Setup of job 101:
==> flow/design.v (excerpt) <==
module mult32x32_fast (
    input logic clk,             
    input logic reset,           
    input logic start,           
    input logic [31:0] a,        
    input logic [31:0] b,        
    output logic busy,           
    output logic [63:0] product  
);
For scale: about 1400 cells after synthesis, about 130 I/O pins, about 11000 um2 of cells after synthesis.
make LEC_CHECK=0 ABC_AREA=0 CAP_MARGIN=35 CELL_PAD_IN_SITES_GLOBAL_PLACEMENT=1 CORE_ASPECT_RATIO=1.05 CORE_MARGIN=3 CORE_UTILIZATION=29 CTS_CLUSTER_SIZE=92 GPL_ROUTABILITY_DRIVEN=1 GPL_TIMING_DRIVEN=0 HOLD_SLACK_MARGIN=0.14 MAX_ROUTING_LAYER=met4 SETUP_SLACK_MARGIN=1.34 SLEW_MARGIN=20 finish   # period 8.2 ns
run.sh (not shown) runs the stock make flow with config.mk's settings and CLKGATE_MAP_FILE=.
No crash in job 101: every stage finished, but the layout fails its final checks due to negative setup slack.
Edits applied to the flow inputs when going from job 101 to job 102:
Settings: GPL_TIMING_DRIVEN removed (was 0); CAP_MARGIN changed from 35 to 20; MAX_ROUTING_LAYER removed (was met4); HOLD_SLACK_MARGIN removed (was 0.14); ABC_AREA removed (was 0); CELL_PAD_IN_SITES_GLOBAL_PLACEMENT removed (was 1); CORE_UTILIZATION changed from 29 to 58; CTS_CLUSTER_SIZE removed (was 92); GPL_ROUTABILITY_DRIVEN removed (was 1); TNS_END_PERCENT newly set to 5; CORE_ASPECT_RATIO removed (was 1.05); CORE_MARGIN changed from 3 to 2; the clock period (ns, I/O delays scaled along) changed from 8.2 to 5.15.
==> results <==
- Seen in the log of job 102: GRT-0232 during global routing, after which the run never completed.
- Comparing the two runs side by side, job 102 comes out behind job 101 on placed wire-length estimate after detailed placement.
- Summary of job 102 over job 101: cell count after placement increased by 5.9% relative to the old numbers; x dimension of the die decreased by about 28% relative to the old numbers; placement row count decreased by 22 relative to the old numbers; chip area decreased by about 50% relative to the old numbers; post-synthesis share of cell area spent on and, or, nand and nor gates closely matched the old numbers.
- Number of setup buffers added after CTS of job 102 falls short of that of job 101 by more than half.
Setup changes, job 102 to job 103
Settings: CORE_UTILIZATION now 65, was 58; SETUP_SLACK_MARGIN now -0.82, was 1.34; the clock period (ns, I/O delays scaled along) now 9.39, was 5.15.
[summary]
In job 103 the implementation completed, yet the final layout does not meet the checks, the culprit being negative setup slack.
Job 103 gives more post-placement setup slack than job 102 did.
In the metrics for job 102 and job 103, the one carrying the lower final weighted congestion in routability-driven placement is job 102.
Diff job 103..job 102 | post-synth tally of flip-flops with integrated enable | unchanged
From job 103 to job 102, parity-gate share of the synthesized area counting xor and xnor cells did not move at all.
Diff job 102..job 103 | flip-flop and latch count after synthesis | negligible
Floorplan check, job 103 vs job 102: die outline smaller in job 103
From job 102 to job 103 the numbers moved as follows: floorplan die width -5.4%, post-CTS setup repair buffer count -32.
Share of the core filled by cells before placement: job 103 vs job 102 up 7.4 points
Edits applied to the flow inputs when going from job 103 to job 104:
Settings: SETUP_SLACK_MARGIN no longer set, was -0.82; TNS_END_PERCENT no longer set, was 5; CORE_UTILIZATION now 58, was 65; the clock period (ns, I/O delays scaled along) now 5.18, was 9.39.
### Flow results
- The flow ended early for job 104: it failed with a tool error in global routing.
- Compared with job 103, job 104 shows post-place instance area that has gone up by a little under 10%.
- In the metrics for job 103 and job 104, the one carrying the higher number of gates resized after CTS is job 104.
- For the starting density of the core, job 104 came in 7.4 points lower than job 103 did.
- Job 103 → job 104: number of buffers added for setup after CTS moved up, floorplan row count rose 3.
## Diff of input files: job 105 against job 104
Settings: setting SETUP_SLACK_MARGIN to 2.06 for the first time; changing the clock period (ns, I/O delays scaled along) from 5.18 to 8.24.
Results
- Job 105: GRT-0232 in global routing -> run aborted
- Reported for job 104 and job 105, number of primary I/O pins turned out identical to the last digit.
- Sort job 104 and job 105 by number of buffers inserted to repair setup after CTS desc -> top: job 105
- Job 105 -> job 104: number of levels the H-tree was split into delta 0, exact match
- Per the comparison of job 105 with job 104, global placer's final weighted congestion went down; pre-CTS worst setup slack went up; mapped cell area did not really move; total of cells resized after clock tree synthesis went up.
- Total cell area reported by yosys after synthesis came out exactly the same in job 104 and job 105.

* * *

## alpha
The RTL this note starts from:
==> flow/design.v <==
module mult32x32_fast_arith (
    input logic clk,              
    input logic reset,            
    input logic [31:0] a,         
    input logic [31:0] b,         
    input logic [1:0] a_sel,      
    input logic b_sel,            
    input logic [2:0] shift_sel,  
    input logic upd_prod,         
    input logic clr_prod,         
    output logic a_msb_is_0,      
    output logic b_msw_is_0,      
    output logic [63:0] product   
);
    logic [7:0] a_out;
    logic [15:0] b_out;
    logic [24:0] multi_out;
    logic [63:0] shift_out;
    logic [63:0] adder_out;
    logic [63:0] ff_out;
    assign a_msb_is_0 = ~|a[31:24];  
    assign b_msw_is_0 = ~|b[31:16];  
    always_comb begin
        case (a_sel)
            2'd0: a_out = a[7:0];
            2'd1: a_out = a[15:8];
            2'd2: a_out = a[23:16];
            2'd3: a_out = a[31:24];
            default: a_out = 8'd0;
        endcase
    end
    always_comb begin
        case (b_sel)
            1'b0: b_out = b[15:0];
            1'b1: b_out = b[31:16];
            default: b_out = 16'd0;
        endcase
    end
    always_comb begin
        multi_out = b_out * a_out;
    end
    always_comb begin
        case (shift_sel)
            3'd0: shift_out = multi_out << 0;
            3'd1: shift_out = multi_out << 8;
            3'd2: shift_out = multi_out << 16;
            3'd3: shift_out = multi_out << 24;
            3'd4: shift_out = multi_out << 32;
            3'd5: shift_out = multi_out << 40;
            default: shift_out = 64'd0;
        endcase
    end
    always_comb begin
        adder_out = shift_out + ff_out;
    end
    always_ff @(posedge clk or posedge reset) begin
        if (reset) begin
            ff_out <= '0;
        end else begin
            if (clr_prod) begin
                ff_out <= '0;
            end else if (upd_prod) begin
                ff_out <= adder_out;
            end 
        end 
    end
   assign product = ff_out;
endmodule
module mult32x32_fast_fsm (
    input logic clk,               
    input logic reset,             
    input logic start,             
    input logic a_msb_is_0,        
    input logic b_msw_is_0,        
    output logic busy,             
    output logic [1:0] a_sel,      
    output logic b_sel,            
    output logic [2:0] shift_sel,  
    output logic upd_prod,         
    output logic clr_prod          
);
    typedef enum {
        idle_st,
        a0_b0_st,
        a1_b0_st,
        a2_b0_st,
        a3_b0_st,
        a0_b1_st,
        a1_b1_st,
        a2_b1_st,
        a3_b1_st
      } sm_type;
    sm_type current_state;
    sm_type next_state;
    always_ff @(posedge clk, posedge reset) begin
        if (reset == 1'b1) begin
            current_state <= idle_st;
        end
        else begin
            current_state <= next_state;
        end
    end
    always_comb begin
        next_state = current_state;
        busy = 1'b1;
        a_sel = 2'b00;
        b_sel = 1'b0;
        shift_sel = 3'b000;  
        upd_prod = 1'b1;
        clr_prod = 1'b0;
        case (current_state)
            idle_st: begin
                busy = 1'b0;
                if (start == 1'b1) begin
                    next_state = a0_b0_st;
                    upd_prod = 1'b0;
                    clr_prod = 1'b1;
                end
                else begin
                    upd_prod = 1'b0;
                    clr_prod = 1'b0;
                end
            end
            a0_b0_st: begin
                next_state = a1_b0_st;
                shift_sel = 3'b000;  
            end
            a1_b0_st: begin
                next_state = a2_b0_st;
                a_sel = 2'b01;
                shift_sel = 3'b001;  
            end
            a2_b0_st: begin
                a_sel = 2'b10;
                shift_sel = 3'b010;  
                if (a_msb_is_0 == 1'b1) begin
                    if (b_msw_is_0 == 1'b1) begin
                        next_state = idle_st;
                    end
                    else begin
                        next_state = a0_b1_st;
                    end
                end
                else begin
                    next_state = a3_b0_st;
                end
            end
            a3_b0_st: begin
                a_sel = 2'b11;
                shift_sel = 3'b011;  
                if (b_msw_is_0 == 1'b1) begin
                    next_state = idle_st;
                end
                else begin
                    next_state = a0_b1_st;
                end
            end
            a0_b1_st: begin
                next_state = a1_b1_st;
                a_sel = 2'b00;
                b_sel = 1'b1;
                shift_sel = 3'b010;  
            end
            a1_b1_st: begin
                next_state = a2_b1_st;
                a_sel = 2'b01;
                b_sel = 1'b1;
                shift_sel = 3'b011;  
            end
            a2_b1_st: begin
                a_sel = 2'b10;
                b_sel = 1'b1;
                shift_sel = 3'b100;  
                if (a_msb_is_0 == 1'b1) begin
                    next_state = idle_st;
                end
                else begin
                    next_state = a3_b1_st;
                end
            end
            a3_b1_st: begin
                a_sel = 2'b11;
                b_sel = 1'b1;
                shift_sel = 3'b101;  
                busy = 1'b1;
                if (start == 0) begin
                    next_state = idle_st;
                end
                else begin
                    next_state = a0_b0_st;
                    upd_prod = 1'b0;
                    clr_prod = 1'b1;
                end
            end
        endcase
    end
endmodule
module mult32x32_fast (
    input logic clk,             
    input logic reset,           
    input logic start,           
    input logic [31:0] a,        
    input logic [31:0] b,        
    output logic busy,           
    output logic [63:0] product  
);
    logic [1:0] a_sel;
    logic b_sel;
    logic [2:0] shift_sel;
    logic upd_prod;
    logic clr_prod;
    logic a_msb_is_0;
    logic b_msw_is_0;
    mult32x32_fast_fsm f_fsm_m(
        .clk(clk),
        .reset(reset),
        .start(start),
        .busy(busy),
        .a_sel(a_sel),
        .b_sel(b_sel),
        .shift_sel(shift_sel),
        .upd_prod(upd_prod),
        .clr_prod(clr_prod),
        .a_msb_is_0(a_msb_is_0),
        .b_msw_is_0(b_msw_is_0)
    );
    mult32x32_fast_arith f_arith_m(
        .clk(clk),
        .reset(reset),
        .a(a),
        .b(b),
        .a_sel(a_sel),
        .b_sel(b_sel),
        .shift_sel(shift_sel),
        .upd_prod(upd_prod),
        .clr_prod(clr_prod),
        .a_msb_is_0(a_msb_is_0),
        .b_msw_is_0(b_msw_is_0),
        .product(product)
    );
endmodule
Settings: LEC_CHECK=0, ABC_AREA=1, CAP_MARGIN=20, CORE_MARGIN=2, CORE_UTILIZATION=72, CTS_CLUSTER_DIAMETER=371, CTS_CLUSTER_SIZE=98, PLACE_DENSITY=0.39, SETUP_SLACK_MARGIN=0.78, SLEW_MARGIN=20; clock period 8.22 ns.
alpha did not finish: a tool error stopped it during clock tree synthesis (4_1_cts).
What beta does differently from alpha at the input level:
- a deleted SETUP_SLACK_MARGIN that had been 0.78
- a deleted ABC_AREA that had been 1
- a deleted CTS_CLUSTER_DIAMETER that had been 371
- a deleted CTS_CLUSTER_SIZE that had been 98
- a deleted PLACE_DENSITY that had been 0.39
- a change of CORE_UTILIZATION from 72 to 57
- a change of the clock period (ns, I/O delays scaled along) from 8.22 to 5.18
==> results <==
beta did not finish; the tool stopped in global routing (5_1_grt) with error GRT-0232. Synthesized cell count, beta and alpha: larger value in alpha. The run showing the greater adder-cell area share of the yosys netlist is beta. Compared with alpha, beta shows average cell area after synthesis that has gone up by more than a quarter. alpha → beta: final weighted congestion in routability-driven placement went down by 0.17, xor/xnor cell area share of the yosys netlist increased by 4.9 points relative to the old numbers. Measured against beta, the cell total after placement of alpha comes out at 1.2 times the reference value.
Edits applied to the flow inputs when going from beta to gamma:
- an added SETUP_SLACK_MARGIN of 1.32
- an added HOLD_SLACK_MARGIN of 0.26
- an added PLACE_DENSITY_LB_ADDON of 0.02
- a change of the clock period (ns, I/O delays scaled along) from 5.18 to 5.1
Notes after the runs:
gamma terminated abnormally: global routing (5_1_grt) reported DPL-0038.
As far as multiplexer fraction of the synthesized cell area goes, gamma and beta are indistinguishable; the numbers are identical.
Looking at half-perimeter wire length after placement across both flows, gamma is the weaker of the two, with beta ahead.
Final weighted congestion of routability-driven global placement, gamma and beta: smaller value in gamma
Total of cells resized after clock tree synthesis: gamma vs beta down about 14%
In terms of synthesized flop and latch total, beta and gamma differ only marginally.
Changes in delta relative to gamma:
- SETUP_SLACK_MARGIN changed from 1.32 to -0.82
- PLACE_DENSITY_LB_ADDON removed (was 0.02)
- HOLD_SLACK_MARGIN removed (was 0.26)
- the clock period (ns, I/O delays scaled along) changed from 5.1 to 8.26
Findings:
Area of the die of gamma is on par with delta. Comparing delta against gamma, there is no change at all in number of instances in the synthesized netlist. gamma → delta: summed instance area of the synthesized netlist now sits at about the same level, final HPWL from detailed placement went down, post-place instance area fell 700 µm². delta finished all stages; layout check result: FAIL, due to negative setup slack.
